==> flow/design.v (excerpt) <==
module organ_tone (
    input  logic        clk,
    input  logic        rst,
    input  logic [3:0]  SW,
    output logic        tone,
    output logic [15:0] lcd_freq
);
Size: ~9600 cells after synthesis, roughly 34 flip-flops, ~23 I/O pins, about 54000 um2 of cells after synthesis.
clock: 100.0 ns
lec_check: 0
abc_area: 1
cap_margin: 40
core_aspect_ratio: 1.6
core_margin: 4
core_utilization: 32
gpl_routability_driven: 1
min_routing_layer: met1
setup_slack_margin: 5.0
slew_margin: 35
tns_end_percent: 20
run.sh (not shown) runs the stock make flow with config.mk's settings and CLKGATE_MAP_FILE=.
Next try:
Settings changed: ABC_AREA 1 to 0, CORE_ASPECT_RATIO 1.6 to not set, CORE_MARGIN 4 to 2, CORE_UTILIZATION 32 to 71, GPL_ROUTABILITY_DRIVEN 1 to not set, MIN_ROUTING_LAYER met1 to not set, SETUP_SLACK_MARGIN 5.0 to not set, SLEW_MARGIN 35 to 20, TNS_END_PERCENT 20 to not set.
Clock period 100.0 ns to 70.5 ns, I/O delays scaled along.
Effect: Now the flow failed in clock tree synthesis, error DPL-0033. Die area fell by 58%. Area after synthesis drops by 5.3%. Synthesized cell count shrinks by 24%.
Next try:
Settings changed: ABC_AREA 0 to not set, CAP_MARGIN 40 to 20, CORE_UTILIZATION 71 to 63, CTS_CLUSTER_DIAMETER set to 232.
Clock period 70.5 ns to 54.0 ns, I/O delays scaled along.
Outcome: The changed run ended with an error in clock tree synthesis (DPL-0038). Synthesized area is unchanged. Synthesized cell count is unchanged. Die size goes up by roughly a tenth.

## job 7127
Starting RTL as in the previous note.
Design organ_tone, start of the top module:
module organ_tone (
    input  logic        clk,
    input  logic        rst,
    input  logic [3:0]  SW,
    output logic        tone,
    output logic [15:0] lcd_freq
);
export LEC_CHECK = 0
export CAP_MARGIN = 20
export CORE_ASPECT_RATIO = 1.93
export CORE_MARGIN = 2
export CORE_UTILIZATION = 59
export CTS_CLUSTER_DIAMETER = 381
export CTS_CLUSTER_SIZE = 65
export SLEW_MARGIN = 20
create_clock -name core_clock -period 100.0 [get_ports {clk}]
Both conditions hold for job 7127: the flow ran to the end and the final layout passed the timing, design-rule and antenna checks.
#### Input delta (job 4586 over job 7127)
- GPL_TIMING_DRIVEN now 0, previously not set
- CORE_UTILIZATION now 42, was 59
- TNS_END_PERCENT now 15, previously not set
Findings:
Layout buffering overhead excluding clock cells was higher in job 4586 than in job 7127.
Met1 usage in global routing: job 4586 lower than job 7127
What job 4586 reported for routability congestion estimate has to be multiplied by 1.08 to get the figure for job 7127.
Compared to job 7127, job 4586 has count of clock-buffer cells in the layout 1 higher.
Final non-filler cell area of job 4586 exceeds that of job 7127 by a few percent.
Maximum net fanout on the critical path, job 7127 and job 4586: higher on job 7127
| number of multi-input combinational cells in the layout | job 7127 vs job 4586 | ≈ equal |
Measured against job 4586, the number of tapcells of job 7127 comes out at 0.70 times the reference value.
Inputs modified between job 4586 and job 3114:
- CORE_UTILIZATION changed from 42 to 26
- CORE_ASPECT_RATIO removed (was 1.93)
- GPL_TIMING_DRIVEN changed from 0 to 1
- TNS_END_PERCENT changed from 15 to 35
- CTS_CLUSTER_SIZE changed from 65 to 36
- CTS_CLUSTER_DIAMETER removed (was 381)
Results
- Of job 3114 and job 4586, the lower cell total after placement belongs to job 4586.
- Non-clock buffer count was higher in job 4586 than in job 3114.
- Between job 3114 and job 4586, the difference in first-pass iteration count of the detailed router is negligible.
- Summary of job 3114 over job 4586: final worst hold slack neither gained nor lost much, post-place setup slack went up, setup slack has increased.
- The lower largest net degree at the start of global routing of job 3114 and job 4586 is in job 4586.
- In the reports for job 3114 and job 4586, the smaller non-filler instance count after layout belongs to job 4586.
- Against job 4586, relative max-transition margin in job 3114 came out better.
#### Input delta (job 737 over job 3114)
- putting MIN_ROUTING_LAYER at met1 where nothing was set
- swapping 2 for 4 in CORE_MARGIN
- clearing GPL_TIMING_DRIVEN, which used to be 1
- putting GPL_ROUTABILITY_DRIVEN at 0 where nothing was set
- swapping 20 for 35 in SLEW_MARGIN
- putting ABC_AREA at 1 where nothing was set
- swapping 35 for 20 in TNS_END_PERCENT
- swapping 20 for 40 in CAP_MARGIN
- clearing CTS_CLUSTER_SIZE, which used to be 36
- swapping 26 for 32 in CORE_UTILIZATION
Notes after the runs:
Looking at area share of and/or/nand/nor cells after synthesis, job 737 sits 25 points above job 3114.
Of job 737 and job 3114, job 737 shows the lower arrival time at the worst endpoint, with job 3114 above it.
No run among job 3114 and job 737 stopped early or left any final violation; all are clean.
Clock-buffer cell count is lower on job 737
Compared with job 3114, job 737 ends up with a larger final cell area.
